before:
Design alu_top, start of the top module:
module alu_top(CLK, OP1, OP2, OPRN, OUT, ZERO);
	input CLK;
	input [31:0] OP1;
	input [31:0] OP2;
	input [5:0] OPRN;
	output [31:0] OUT;
	output ZERO;
	reg [31:0] op1_q, op2_q;
	reg [5:0] oprn_q;
	reg [31:0] out_q;
	reg zero_q;
	wire [31:0] alu_out;
	wire alu_zero;
	ALU alu_inst(alu_out, alu_zero, op1_q, op2_q, oprn_q);
	always @(posedge CLK) begin
		op1_q <= OP1;
		op2_q <= OP2;
		oprn_q <= OPRN;
		out_q <= alu_out;
		zero_q <= alu_zero;
	end
	assign OUT = out_q;
	assign ZERO = zero_q;
endmodule
Size: roughly 3200 cells after synthesis, roughly 100 I/O pins, ~0.024 sq mm of cells after synthesis.
clock: 24.7 ns
lec_check: 0
abc_area: 1
cap_margin: 15
core_margin: 7
core_utilization: 63
cts_cluster_size: 12
min_routing_layer: met2
place_density_lb_addon: 0.24
setup_slack_margin: 5.0
slew_margin: 20
tns_end_percent: 50
run.sh (not shown) runs the stock make flow with config.mk's settings and CLKGATE_MAP_FILE=.
before | ERROR | global routing (5_1_grt)
## Diff of input files: after against before
- TNS_END_PERCENT no longer set, was 50
- CORE_UTILIZATION now 58, was 63
- MIN_ROUTING_LAYER no longer set, was met2
- PLACE_DENSITY_LB_ADDON no longer set, was 0.24
- CORE_MARGIN now 2, was 7
- ABC_AREA no longer set, was 1
- CAP_MARGIN now 20, was 15
- SETUP_SLACK_MARGIN no longer set, was 5.0
- CTS_CLUSTER_SIZE no longer set, was 12
- the clock period (ns, I/O delays scaled along) now 24.2, was 24.7
### Flow results
- Changes observed in after relative to before: die area shrank by 4.2%; yosys cell count shows a reduction of 608; unique cell type count in the Yosys netlist saw an increase; summed standard-cell area reported by yosys went down 620 sq um.
- [after] flow finished | final checks: failed | reasons: setup timing
- before got as far as global routing (5_1_grt), where a tool error ended the run.
- From before to after, number of synthesized flops with an enable pin did not move at all.

Setup of run 1:
Starting RTL as in the previous note.
Settings: LEC_CHECK=0, ABC_AREA=1, CAP_MARGIN=0, CORE_MARGIN=2, CORE_UTILIZATION=71, CTS_CLUSTER_DIAMETER=250, CTS_CLUSTER_SIZE=89, GPL_TIMING_DRIVEN=1, MIN_ROUTING_LAYER=met1, PLACE_DENSITY_LB_ADDON=0.06, SETUP_SLACK_MARGIN=4.14, SLEW_MARGIN=20, TNS_END_PERCENT=5; clock period 25.2 ns.
Run 1 did not finish; a tool error ended it in 5_1_grt.
## Diff of input files: run 2 against run 1
==> flow/config.mk <==
export PLATFORM = sky130hd
export DESIGN_NAME = alu_top
export DESIGN_NICKNAME = alu_top
export VERILOG_FILES = /design/flow/design.v
export SDC_FILE = /design/flow/constraint.sdc
export NUM_CORES = 4
export LEC_CHECK = 0
export CAP_MARGIN = 20
export CORE_MARGIN = 2
export CORE_UTILIZATION = 65
export SLEW_MARGIN = 20
==> flow/constraint.sdc <==
create_clock -name core_clock -period 24.1 [get_ports {CLK}]
set_input_delay 4.8200 -clock core_clock [delete_from_list [all_inputs] [get_ports {CLK}]]
set_output_delay 4.8200 -clock core_clock [all_outputs]
set_load 0.01 [all_outputs]
## What came out
Run 2 is listed as incomplete: the tool reported an error in 5_1_grt and the run ended there. On synthesized-area fraction occupied by xor and xnor cells: between run 2 and run 1, it ends up lower for run 1. Run 2 against run 1: post-synthesis area per instance has increased; cell count after synthesis lost 19%; area after synthesis fell 2.6%; number of unique standard cell types used by synthesis climbed 39. Relative to run 1, the yosys-reported design area after synthesis measured on run 2 has decreased by a few percent. Run 1 has higher area of placed instances than run 2. Taking run 1 as the reference point, the multiplexer share of the synthesized area of run 2 rises by 8.3 points.
Relative to run 2, the following input files were edited for run 3:
diff --git a/flow/config.mk b/flow/config.mk
--- a/flow/config.mk
+++ b/flow/config.mk
@@ -9,3 +9,4 @@
 export CORE_MARGIN = 2
-export CORE_UTILIZATION = 65
+export CORE_UTILIZATION = 61
 export SLEW_MARGIN = 20
+export TNS_END_PERCENT = 5
==> flow/constraint.sdc <==
create_clock -name core_clock -period 8.7 [get_ports {CLK}]
set_input_delay 1.7400 -clock core_clock [delete_from_list [all_inputs] [get_ports {CLK}]]
set_output_delay 1.7400 -clock core_clock [all_outputs]
set_load 0.01 [all_outputs]
[summary]
In run 3 the implementation completed, yet the final layout does not meet the checks, the culprit being negative setup slack. In the reports for run 3 and run 2, the larger floorplan die area belongs to run 3. Run 2 → run 3: weighted congestion reported at the end of routability-driven placement lost 0.82%, number of port buffers neither gained nor lost much. In run 3, the worst-case setup slack after placement came out 15330 ps below the value in run 2. Run 3 -> run 2: net count after synthesis delta 0, exact match.
What run 4 does differently from run 3 at the input level:
diff --git a/flow/config.mk b/flow/config.mk
--- a/flow/config.mk
+++ b/flow/config.mk
@@ -9,3 +9,4 @@
 export CORE_MARGIN = 2
-export CORE_UTILIZATION = 61
+export CORE_UTILIZATION = 70
+export PLACE_DENSITY_LB_ADDON = 0.25
 export SLEW_MARGIN = 20
==> flow/constraint.sdc <==
create_clock -name core_clock -period 27.7 [get_ports {CLK}]
set_input_delay 5.5400 -clock core_clock [delete_from_list [all_inputs] [get_ports {CLK}]]
set_output_delay 5.5400 -clock core_clock [all_outputs]
set_load 0.01 [all_outputs]
[summary]
- Looking at buffer count from post-CTS setup fixing, run 4 sits above run 3.
- Diff run 3 -> run 4: number of buffers added by the clock tree synthesis step shows no meaningful change; total die size shows a reduction of 5000 sq um.
- Taking run 3 as the reference, in run 4 width of the die lost about 6.5%; pre-CTS worst setup slack picked up an extra 18950 ps; height of the chip lost about 6.5%; global placement routability congestion picked up an extra 3.1%.
- Run 4: aborted in 5_1_grt (tool error)
- Number of gates resized after cts in run 4 is about 5% below run 3.
- Diff run 3 -> run 4 | placed instance count | decrease of 259

Starting RTL as in the previous note.
Settings: LEC_CHECK=0, ABC_AREA=0, CAP_MARGIN=0, CELL_PAD_IN_SITES_DETAIL_PLACEMENT=0, CELL_PAD_IN_SITES_GLOBAL_PLACEMENT=3, CORE_MARGIN=7, CORE_UTILIZATION=20, CTS_CLUSTER_SIZE=89, GPL_ROUTABILITY_DRIVEN=0, GPL_TIMING_DRIVEN=0, MAX_ROUTING_LAYER=met4, MIN_ROUTING_LAYER=met1, SETUP_SLACK_MARGIN=1.92, SLEW_MARGIN=10, TNS_END_PERCENT=100; clock period 46.0 ns.
The baseline passed the timing, DRC and antenna checks.
Change:
ABC_AREA = unset   (was 0)
CAP_MARGIN = 20   (was 0)
CELL_PAD_IN_SITES_DETAIL_PLACEMENT = unset   (was 0)
CELL_PAD_IN_SITES_GLOBAL_PLACEMENT = unset   (was 3)
CORE_MARGIN = 2   (was 7)
CORE_UTILIZATION = 61   (was 20)
CTS_CLUSTER_SIZE = unset   (was 89)
GPL_ROUTABILITY_DRIVEN = unset   (was 0)
GPL_TIMING_DRIVEN = unset   (was 0)
MIN_ROUTING_LAYER = unset   (was met1)
SETUP_SLACK_MARGIN = 1.47   (was 1.92)
SLEW_MARGIN = 20   (was 10)
TNS_END_PERCENT = unset   (was 100)
clock period = 10.1 ns   (was 46.0 ns; I/O delays follow)
=> This time the run ran to the end with violations: setup timing. Worst setup slack loses 32 ns. Wire length goes down by 10%. First-iteration DRC count goes up by 110%. Count of clock-buffer cells in the layout is unchanged. Final cell count goes down by 21%. Die area goes down by 68%. Synthesized cell count is unchanged. Sequential share of layout area goes down by 0.45 points.
Change:
CORE_UTILIZATION = 57   (was 61)
MAX_ROUTING_LAYER = unset   (was met4)
SETUP_SLACK_MARGIN = unset   (was 1.47)
The changed run completed and failed the layout checks on setup timing.
Global-route usage fell by 1.4 points.
Hold slack is about the same.
Wire length rose by 12%.

alpha:
Starting RTL as in the previous note.
make LEC_CHECK=0 CAP_MARGIN=20 CORE_MARGIN=2 CORE_UTILIZATION=65 HOLD_SLACK_MARGIN=0.28 SETUP_SLACK_MARGIN=4.5 SLEW_MARGIN=20 finish   # period 31.3 ns
alpha: full flow OK, the timing, DRC and antenna checks passed
Relative to alpha, the following input files were edited for beta:
Settings: HOLD_SLACK_MARGIN: 0.28 -> unset; SETUP_SLACK_MARGIN: 4.5 -> unset; CORE_UTILIZATION: 65 -> 61; TNS_END_PERCENT: unset -> 5; the clock period (ns, I/O delays scaled along): 31.3 -> 27.7.
Findings:
- From the logs: beta reached the end of the flow and failed the layout checks with negative setup slack.
- Diff alpha -> beta: non-clock buffer count increased 27, clock period minus worst slack increased 620 ps, combined flip-flop and latch cell area decreased about 0.5%, average wire length per cell after detail routing increased 8.1%, worst setup margin decreased 4220 ps.
- On global-route wire length before repair: beta sits above alpha.
- Wire: beta routes more than alpha
- beta vs alpha — floorplan core density dropped 3.8 points.
- [beta vs alpha] number of well-tap cells placed: higher in beta
- Reported for alpha and beta, sequential cell count turned out identical to the last digit.
Here is what was changed in the inputs of gamma compared with beta.
Settings: CTS_CLUSTER_SIZE newly set to 83; PLACE_DENSITY_LB_ADDON newly set to 0.06; CORE_UTILIZATION changed from 61 to 70.
==> results <==
- gamma — post-detailed-placement half-perimeter wirelength 6.0 mm lower, beta as reference
- Summary of gamma over beta: fraction of registers with async set/reset barely changed; horizontal extent of the die dropped 13 um.
- gamma never completed, since it errored out during 5_1_grt.
- Diff beta -> gamma | number of placement rows | down by a little under 10%
- Comparing gamma against beta, there is no change at all in synthesized-area fraction occupied by adder cells.
- Per the comparison of gamma with beta, worst slack at placement +230 ps; die area has decreased.
Input-level comparison between delta and gamma:
Settings: TNS_END_PERCENT no longer set, was 5; CTS_CLUSTER_SIZE no longer set, was 83; PLACE_DENSITY_LB_ADDON no longer set, was 0.06; CORE_UTILIZATION now 40, was 70; the clock period (ns, I/O delays scaled along) now 29.0, was 27.7.
Notes after the runs:
delta: done, clean on timing, DRC and antenna
| number of distinct library cells after synthesis | delta vs gamma | ≈ equal |
On weighted congestion at the end of routability-driven global placement: delta sits below gamma.
Taking gamma as the reference, in delta effective utilization at floorplan fell 31 points, synthesized cell count held, die size +25000 um2.
When delta is set beside gamma, its number of standard-cell rows in the floorplan turns out to be about 33% larger.
delta: total cell area at the placement stage higher than gamma
Total cell area reported by yosys after synthesis came out exactly the same in delta and gamma.

== build 68 ==
Starting RTL as in the previous note.
Settings: LEC_CHECK=0, ABC_AREA=1, CAP_MARGIN=20, CELL_PAD_IN_SITES_GLOBAL_PLACEMENT=1, CORE_ASPECT_RATIO=0.5, CORE_MARGIN=2, CORE_UTILIZATION=40, CTS_CLUSTER_DIAMETER=348, CTS_CLUSTER_SIZE=100, PLACE_DENSITY=0.9, SETUP_SLACK_MARGIN=1.98, SLEW_MARGIN=0, TNS_END_PERCENT=30; clock period 29.5 ns.
Build 68 finished all stages; the layout is clean.
[inputs] build 29 vs build 68
# build 68
export LEC_CHECK = 0
export ABC_AREA = 1
export CAP_MARGIN = 20
export CELL_PAD_IN_SITES_GLOBAL_PLACEMENT = 1
export CORE_ASPECT_RATIO = 0.5
export CORE_MARGIN = 2
export CORE_UTILIZATION = 40
export CTS_CLUSTER_DIAMETER = 348
export CTS_CLUSTER_SIZE = 100
export PLACE_DENSITY = 0.9
export SETUP_SLACK_MARGIN = 1.98
export SLEW_MARGIN = 0
export TNS_END_PERCENT = 30
create_clock -name core_clock -period 29.5 [get_ports {CLK}]
# build 29
export LEC_CHECK = 0
export ABC_AREA = 0
export CAP_MARGIN = 20
export CORE_MARGIN = 2
export CORE_UTILIZATION = 48
export CTS_CLUSTER_DIAMETER = 354
export CTS_CLUSTER_SIZE = 100
export MAX_ROUTING_LAYER = met4
export SETUP_SLACK_MARGIN = 5.0
export SLEW_MARGIN = 20
export TNS_END_PERCENT = 15
create_clock -name core_clock -period 29.5 [get_ports {CLK}]
Findings:
- Summary of build 29 over build 68: clock skew now larger; number of optimization iterations in the first detailed-route pass ~0 delta; number of cells produced by synthesis now sits lower; share of cell area taken by flip-flops and latches stayed essentially flat.
- Build 29: overall track demand over capacity in global routing higher than build 68
- Build 29 vs build 68: number of standard cells in the layout, taps in and fillers out down in build 29
- Re minimum setup slack in the final design: build 68 was higher than build 29.
- Higher placed instance area among build 29 and build 68: build 68
- Total met2 wirelength after detailed routing, build 29 and build 68: higher on build 29
- Wire length came out higher on build 29 than on build 68.
- Going from build 68 to build 29, count of inserted tapcells shrank by more than 10%.
Changes in build 58 relative to build 29:
# build 29
export LEC_CHECK = 0
export ABC_AREA = 0
export CAP_MARGIN = 20
export CORE_MARGIN = 2
export CORE_UTILIZATION = 48
export CTS_CLUSTER_DIAMETER = 354
export CTS_CLUSTER_SIZE = 100
export MAX_ROUTING_LAYER = met4
export SETUP_SLACK_MARGIN = 5.0
export SLEW_MARGIN = 20
export TNS_END_PERCENT = 15
create_clock -name core_clock -period 29.5 [get_ports {CLK}]
# build 58
export LEC_CHECK = 0
export CAP_MARGIN = 30
export CORE_MARGIN = 6
export CORE_UTILIZATION = 40
export GPL_TIMING_DRIVEN = 0
export SETUP_SLACK_MARGIN = 3.43
export SLEW_MARGIN = 20
create_clock -name core_clock -period 29.5 [get_ports {CLK}]
[summary]
- Register area: build 29 vs build 58 — no meaningful difference
- The number of filler instances in the final layout of build 58 is higher than that of build 29.
- Diff build 29..build 58 | post-synthesis share of cell area spent on and-or and or-and gates | unchanged
- What build 58 reported for wire length has to be multiplied by 0.75 to get the figure for build 29.
- Compared with build 29, build 58 shows a global-route usage that is 0.61 points lower.
- Final worst-path cycle share for build 58 is higher than for build 29.
- Build 58 ended up with a higher clock period minus worst slack than build 29 did.
### build 58 -> build 74
# build 58
export LEC_CHECK = 0
export CAP_MARGIN = 30
export CORE_MARGIN = 6
export CORE_UTILIZATION = 40
export GPL_TIMING_DRIVEN = 0
export SETUP_SLACK_MARGIN = 3.43
export SLEW_MARGIN = 20
create_clock -name core_clock -period 29.5 [get_ports {CLK}]
# build 74
export LEC_CHECK = 0
export ABC_AREA = 0
export CAP_MARGIN = 20
export CELL_PAD_IN_SITES_GLOBAL_PLACEMENT = 1
export CORE_ASPECT_RATIO = 0.5
export CORE_MARGIN = 2
export CORE_UTILIZATION = 49
export CTS_CLUSTER_DIAMETER = 348
export CTS_CLUSTER_SIZE = 100
export PLACE_DENSITY = 0.9
export SETUP_SLACK_MARGIN = 1.98
export SLEW_MARGIN = 40
export TNS_END_PERCENT = 30
create_clock -name core_clock -period 29.5 [get_ports {CLK}]
Findings:
Note that the routed wire length recorded for build 74 amounts to 0.69 times the value seen in build 58. Looking at smallest setup slack after layout, build 74 sits 0.33 ns above build 58. On final worst hold slack, build 74 and build 58 are basically level. On met3 demand-to-capacity share in global routing: between build 74 and build 58, it ends up higher for build 58. Diff build 58 -> build 74: estimated wirelength of the detail-placed design lost 31,000 µm, share of the cycle needed by the critical path after routing moved down, non-clock buffer count has decreased. Longest individual stage delay on the worst path (build 74 over build 58): decrease, 0.02 ns. Going from build 58 to build 74, the number of global-route vias before repair was found to have gone down by 2,161. Summary of the comparison: critical path buffer and inverter count is higher in build 74, relative to build 58.
Changes in build 28 relative to build 74:
# build 74
export LEC_CHECK = 0
export ABC_AREA = 0
export CAP_MARGIN = 20
export CELL_PAD_IN_SITES_GLOBAL_PLACEMENT = 1
export CORE_ASPECT_RATIO = 0.5
export CORE_MARGIN = 2
export CORE_UTILIZATION = 49
export CTS_CLUSTER_DIAMETER = 348
export CTS_CLUSTER_SIZE = 100
export PLACE_DENSITY = 0.9
export SETUP_SLACK_MARGIN = 1.98
export SLEW_MARGIN = 40
export TNS_END_PERCENT = 30
create_clock -name core_clock -period 29.5 [get_ports {CLK}]
# build 28
export LEC_CHECK = 0
export ABC_AREA = 0
export CAP_MARGIN = 20
export CELL_PAD_IN_SITES_GLOBAL_PLACEMENT = 1
export CORE_ASPECT_RATIO = 0.5
export CORE_MARGIN = 2
export CORE_UTILIZATION = 22
export CTS_CLUSTER_DIAMETER = 348
export CTS_CLUSTER_SIZE = 100
export SETUP_SLACK_MARGIN = 1.98
export SLEW_MARGIN = 0
export TNS_END_PERCENT = 30
create_clock -name core_clock -period 29.5 [get_ports {CLK}]
Results
Relative to build 74, number of global-route vias before repair has increased by 0.55% in build 28. Last weighted congestion value of the routability-driven placer is lower on build 28. Build 28 improves on build 74 in clock period minus worst slack. Build 28 vs build 74: fmax up slightly. Of build 74 and build 28, the run reporting the higher non-clock buffer count was build 28. Comparing build 74 and build 28, the lower flip-flop and latch share of the layout cell area is on build 28. Looking only at met3 track utilization from global routing, and setting everything else aside, the higher value of build 74 and build 28 goes to build 74.
